==> flow/design.v (excerpt) <==
module sort_top (
  input             clk,
  input      [31:0] a, b, c, d, e, f,
  output reg [31:0] m, n, o, p, q, r
);
  reg  [31:0] a_q, b_q, c_q, d_q, e_q, f_q;
  wire [31:0] m_w, n_w, o_w, p_w, q_w, r_w;
  always @(posedge clk) begin
    a_q <= a; b_q <= b; c_q <= c; d_q <= d; e_q <= e; f_q <= f;
    m <= m_w; n <= n_w; o <= o_w; p <= p_w; q <= q_w; r <= r_w;
  end
  sort u_sort (
    .a(a_q), .b(b_q), .c(c_q), .d(d_q), .e(e_q), .f(f_q),
    .m(m_w), .n(n_w), .o(o_w), .p(p_w), .q(q_w), .r(r_w)
  );
endmodule
Size in the first run: about 7,300 cells after synthesis, ~380 flip-flops, ~390 I/O pins.
clock: 44.0 ns
lec_check: 0
abc_area: 0
cap_margin: 20
cell_pad_in_sites_detail_placement: 2
core_aspect_ratio: 0.91
core_margin: 6
core_utilization: 40
cts_cluster_diameter: 156
gpl_timing_driven: 0
min_routing_layer: met2
place_density_lb_addon: 0.03
slew_margin: 20
run.sh (not shown) runs the stock make flow with config.mk's settings and CLKGATE_MAP_FILE=.
The first run died in clock tree synthesis (4_1_cts) (DPL-0033).
Edit:
==> flow/config.mk (replaced) <==
export PLATFORM = sky130hd
export DESIGN_NAME = sort_top
export DESIGN_NICKNAME = sort_top
export VERILOG_FILES = /design/flow/design.v
export SDC_FILE = /design/flow/constraint.sdc
export NUM_CORES = 4
export LEC_CHECK = 0
export CAP_MARGIN = 20
export CORE_MARGIN = 2
export CORE_UTILIZATION = 40
export SLEW_MARGIN = 20
==> flow/constraint.sdc (replaced) <==
create_clock -name core_clock -period 42.8 [get_ports {clk}]
set_input_delay 8.5600 -clock core_clock [delete_from_list [all_inputs] [get_ports {clk}]]
set_output_delay 8.5600 -clock core_clock [all_outputs]
set_load 0.01 [all_outputs]
After rerunning:
- Now the flow ran to the end with no violations
- area after synthesis is unchanged
- die size drops by about 4.3%
- synthesized cell count stays the same
Edit:
--- a/flow/config.mk
+++ b/flow/config.mk
@@ -7,2 +7,3 @@
 export LEC_CHECK = 0
+export ABC_AREA = 1
 export CAP_MARGIN = 20
@@ -10,2 +11,5 @@
 export CORE_UTILIZATION = 40
+export MAX_ROUTING_LAYER = met4
+export MIN_ROUTING_LAYER = met2
+export PLACE_DENSITY_LB_ADDON = 0.18
 export SLEW_MARGIN = 20
==> flow/constraint.sdc (replaced) <==
create_clock -name core_clock -period 44.0 [get_ports {clk}]
set_input_delay 8.8000 -clock core_clock [delete_from_list [all_inputs] [get_ports {clk}]]
set_output_delay 8.8000 -clock core_clock [all_outputs]
set_load 0.01 [all_outputs]
After rerunning: With this change the flow failed in global routing (5_1_grt); synthesized cell count went up by 7.5%; synthesized area shrinks by 5.4%; die size went down by 5.4%.
Edit:
==> flow/config.mk (replaced) <==
export PLATFORM = sky130hd
export DESIGN_NAME = sort_top
export DESIGN_NICKNAME = sort_top
export VERILOG_FILES = /design/flow/design.v
export SDC_FILE = /design/flow/constraint.sdc
export NUM_CORES = 4
export LEC_CHECK = 0
export ABC_AREA = 0
export CAP_MARGIN = 0
export CELL_PAD_IN_SITES_DETAIL_PLACEMENT = 2
export CORE_ASPECT_RATIO = 0.91
export CORE_MARGIN = 6
export CORE_UTILIZATION = 70
export CTS_CLUSTER_DIAMETER = 156
export GPL_TIMING_DRIVEN = 1
export MIN_ROUTING_LAYER = met2
export PLACE_DENSITY_LB_ADDON = 0.03
export SLEW_MARGIN = 20
Outcome: This time the run stopped in detailed placement (3_5_place_dp); area after synthesis climbs by a few percent; synthesized cell count drops by a few percent; die size drops by a quarter to a third.

The RTL this note starts from:
==> flow/design.v <==
module sort_top (
  input             clk,
  input      [31:0] a, b, c, d, e, f,
  output reg [31:0] m, n, o, p, q, r
);
  reg  [31:0] a_q, b_q, c_q, d_q, e_q, f_q;
  wire [31:0] m_w, n_w, o_w, p_w, q_w, r_w;
  always @(posedge clk) begin
    a_q <= a; b_q <= b; c_q <= c; d_q <= d; e_q <= e; f_q <= f;
    m <= m_w; n <= n_w; o <= o_w; p <= p_w; q <= q_w; r <= r_w;
  end
  sort u_sort (
    .a(a_q), .b(b_q), .c(c_q), .d(d_q), .e(e_q), .f(f_q),
    .m(m_w), .n(n_w), .o(o_w), .p(p_w), .q(q_w), .r(r_w)
  );
endmodule

module sort(
  input [31:0]a,b,c,d,e,f,
  output reg [31:0]m,n,o,p,q,r);
  reg [31:0]mem[5:0];
  reg [31:0]t;
  always@(*)
    begin
      mem[0]=a;
      mem[1]=b;
      mem[2]=c;
      mem[3]=d;
      mem[4]=e;
      mem[5]=f;
      for(int i=0;i<6;i++)
        begin
          for(int j=0;j<5;j++)
            begin
              if(mem[j]<mem[j+1])
                begin
                  t = mem[j];
                  mem[j]=mem[j+1];
                  mem[j+1]=t;
                end
            end
        end
      m=mem[0];
      n=mem[1];
      o=mem[2];
      p=mem[3];
      q=mem[4];
      r=mem[5];
    end
endmodule
export LEC_CHECK = 0
export ABC_AREA = 1
export CAP_MARGIN = 20
export CORE_MARGIN = 2
export CORE_UTILIZATION = 69
export CTS_CLUSTER_DIAMETER = 231
export CTS_CLUSTER_SIZE = 100
export PLACE_DENSITY = 0.43
export SLEW_MARGIN = 20
create_clock -name core_clock -period 33.0 [get_ports {clk}]
The starting point died in global routing, error GRT-0232.
==> next run, changes <==
- ABC_AREA: 1 -> not set
- CORE_UTILIZATION: 69 -> 64
- CTS_CLUSTER_DIAMETER: 231 -> not set
- CTS_CLUSTER_SIZE: 100 -> not set
- PLACE_DENSITY: 0.43 -> not set
- SETUP_SLACK_MARGIN: not set -> 3.56
- TNS_END_PERCENT: not set -> 5
- clock period: 33.0 -> 18.7 ns (I/O delays scaled with it)
Outcome: With this change the flow stopped in detailed placement on DPL-0038; die size is higher by about 14%; synthesized area went up by 5.7%; synthesized cell count goes down by about 7%.
==> next run, changes <==
- CORE_UTILIZATION: 64 -> 58
- SETUP_SLACK_MARGIN: 3.56 -> not set
- TNS_END_PERCENT: 5 -> not set
- The changed run stopped in clock tree synthesis with DPL-0038
- die area came out higher by roughly a tenth
- synthesized area is unchanged
- synthesized cell count is unchanged
==> next run, changes <==
- CORE_UTILIZATION: 58 -> 17
- clock period: 18.7 -> 54.2 ns (I/O delays scaled with it)
After rerunning: This time the run completed without violations; synthesized cell count does not change; die size grows to 3.4 times its value; synthesized area is unchanged.
==> next run, changes <==
- CORE_UTILIZATION: 17 -> 40
- clock period: 54.2 -> 44.0 ns (I/O delays scaled with it)
Effect: The new run completed with no timing, DRC or antenna violations; wire length rose by 13%; synthesized cell count is unchanged; worst hold slack improves by 0.099 ns; design area rose by 18%; area after synthesis does not change; critical path depth fell by 4; first-iteration DRC count fell by 6.3%; via count rose by 15%.

## the previous run
RTL: the design.v shown in full above, as it stands there.
==> flow/config.mk <==
export PLATFORM = sky130hd
export DESIGN_NAME = sort_top
export DESIGN_NICKNAME = sort_top
export VERILOG_FILES = /design/flow/design.v
export SDC_FILE = /design/flow/constraint.sdc
export NUM_CORES = 4
export LEC_CHECK = 0
export ABC_AREA = 1
export CAP_MARGIN = 20
export CORE_MARGIN = 2
export CORE_UTILIZATION = 72
export CTS_CLUSTER_DIAMETER = 394
export CTS_CLUSTER_SIZE = 98
export PLACE_DENSITY = 0.43
export SETUP_SLACK_MARGIN = 1.14
export SLEW_MARGIN = 20
export TNS_END_PERCENT = 15
==> flow/constraint.sdc <==
create_clock -name core_clock -period 19.7 [get_ports {clk}]
set_input_delay 3.9400 -clock core_clock [delete_from_list [all_inputs] [get_ports {clk}]]
set_output_delay 3.9400 -clock core_clock [all_outputs]
set_load 0.01 [all_outputs]
The previous run did not make it past 3_5_place_dp, where a tool error ended it.
Edits applied to the flow inputs when going from the previous run to the current run:
- CORE_UTILIZATION changed from 72 to 57
- CTS_CLUSTER_DIAMETER removed (was 394)
- PLACE_DENSITY removed (was 0.43)
- SETUP_SLACK_MARGIN changed from 1.14 to 5.0
- ABC_AREA removed (was 1)
- CTS_CLUSTER_SIZE removed (was 98)
- TNS_END_PERCENT removed (was 15)
- the clock period (ns, I/O delays scaled along) changed from 19.7 to 38.2
==> comparison <==
- Stage in which a tool error killed the previous run: 3_5_place_dp.
- Run status, the current run: aborted in 5_1_grt, error GRT-0116
- From the previous run to the current run the numbers moved as follows: count of cell types in the netlist has increased, die area has increased.
- The current run against the previous run: number of cell rows increased 15; post-synthesis instance total decreased about 7%.
- Synthesized cell area in the current run is about 6% above the previous run.

Setup of build 41:
RTL: the design.v shown in full above, as it stands there.
==> flow/config.mk <==
export PLATFORM = sky130hd
export DESIGN_NAME = sort_top
export DESIGN_NICKNAME = sort_top
export VERILOG_FILES = /design/flow/design.v
export SDC_FILE = /design/flow/constraint.sdc
export NUM_CORES = 4
export LEC_CHECK = 0
export ABC_AREA = 1
export CAP_MARGIN = 20
export CORE_MARGIN = 2
export CORE_UTILIZATION = 72
export CTS_CLUSTER_DIAMETER = 394
export CTS_CLUSTER_SIZE = 98
export PLACE_DENSITY = 0.43
export SETUP_SLACK_MARGIN = 1.11
export SLEW_MARGIN = 20
export TNS_END_PERCENT = 15
==> flow/constraint.sdc <==
create_clock -name core_clock -period 19.7 [get_ports {clk}]
set_input_delay 3.9400 -clock core_clock [delete_from_list [all_inputs] [get_ports {clk}]]
set_output_delay 3.9400 -clock core_clock [all_outputs]
set_load 0.01 [all_outputs]
Build 41 did not run to completion, as it errored out during detailed placement (3_5_place_dp).
--- input diff build 41..build 25 ---
# build 41
export LEC_CHECK = 0
export ABC_AREA = 1
export CAP_MARGIN = 20
export CORE_MARGIN = 2
export CORE_UTILIZATION = 72
export CTS_CLUSTER_DIAMETER = 394
export CTS_CLUSTER_SIZE = 98
export PLACE_DENSITY = 0.43
export SETUP_SLACK_MARGIN = 1.11
export SLEW_MARGIN = 20
export TNS_END_PERCENT = 15
create_clock -name core_clock -period 19.7 [get_ports {clk}]
# build 25
export LEC_CHECK = 0
export CAP_MARGIN = 20
export CORE_MARGIN = 2
export CORE_UTILIZATION = 57
export SETUP_SLACK_MARGIN = -2.0
export SLEW_MARGIN = 20
create_clock -name core_clock -period 38.3 [get_ports {clk}]
==> results <==
Build 25 did not run to completion, as it errored out during global routing (5_1_grt).
Comparing build 41 and build 25, the lower cell area after synthesis is on build 41.
Sort build 41 and build 25 by mux cell area share after synthesis, ascending, and build 41 comes first.
X dimension of the die in build 25 is 15% higher than in build 41
## Diff of input files: build 69 against build 25
# build 25
export LEC_CHECK = 0
export CAP_MARGIN = 20
export CORE_MARGIN = 2
export CORE_UTILIZATION = 57
export SETUP_SLACK_MARGIN = -2.0
export SLEW_MARGIN = 20
create_clock -name core_clock -period 38.3 [get_ports {clk}]
# build 69
export LEC_CHECK = 0
export CAP_MARGIN = 20
export CORE_MARGIN = 2
export CORE_UTILIZATION = 57
export SLEW_MARGIN = 20
create_clock -name core_clock -period 23.8 [get_ports {clk}]
## What came out
For build 69, the flow was terminated by a tool error in clock tree synthesis (4_1_cts) and produced no final design.
Chip area line of the yosys report of build 25 is on par with build 69.
Placed cell count for build 69: 3.7% up relative to build 25
From build 69 to build 25, sequential share of the synthesized area did not move at all.
Build 69 vs build 25 — instance area at placement rose about 5.6%.
Re share of synthesized area spent on multiplexers: no difference whatsoever between build 25 and build 69.
Cmp build 25 and build 69 / final RePlAce weighted congestion / lower: build 25
Of build 25 and build 69, the run reporting the lower detailed-placement wirelength estimate was build 25.
As far as synthesized-area fraction occupied by adder cells goes, build 69 and build 25 are indistinguishable; the numbers are identical.
Higher post-place setup slack goes to build 25 over build 69.
## Diff of input files: build 10 against build 69
# build 69
export LEC_CHECK = 0
export CAP_MARGIN = 20
export CORE_MARGIN = 2
export CORE_UTILIZATION = 57
export SLEW_MARGIN = 20
create_clock -name core_clock -period 23.8 [get_ports {clk}]
# build 10
export LEC_CHECK = 0
export ABC_AREA = 0
export CAP_MARGIN = 20
export CELL_PAD_IN_SITES_DETAIL_PLACEMENT = 0
export CORE_ASPECT_RATIO = 0.59
export CORE_MARGIN = 3
export CORE_UTILIZATION = 51
export CTS_CLUSTER_SIZE = 46
export GPL_ROUTABILITY_DRIVEN = 1
export GPL_TIMING_DRIVEN = 1
export MAX_ROUTING_LAYER = met5
export SLEW_MARGIN = 20
create_clock -name core_clock -period 23.8 [get_ports {clk}]
## What came out
Per the comparison of build 10 with build 69, number of standard cells after synthesis held steady, synthesized area per cell comparable, async set or reset register ratio after synthesis saw little to no change, number of cell rows lower, die area rose 12000 um2. The core utilization before placement of build 10 is lower than that of build 69. Cmp build 10 and build 69 / number of instances in the placed design / lower: build 69. On post-place instance area, the higher figure sits with build 10, not build 69. Build 10 — pre-CTS worst setup slack 790 ps lower, build 69 as reference. Final estimated routing congestion in global placement (higher): build 10. Build 69 -> build 10: post-detailed-placement half-perimeter wirelength increased by more than 10%. What ended build 10 was a tool error in global routing (5_1_grt); the run never finished.
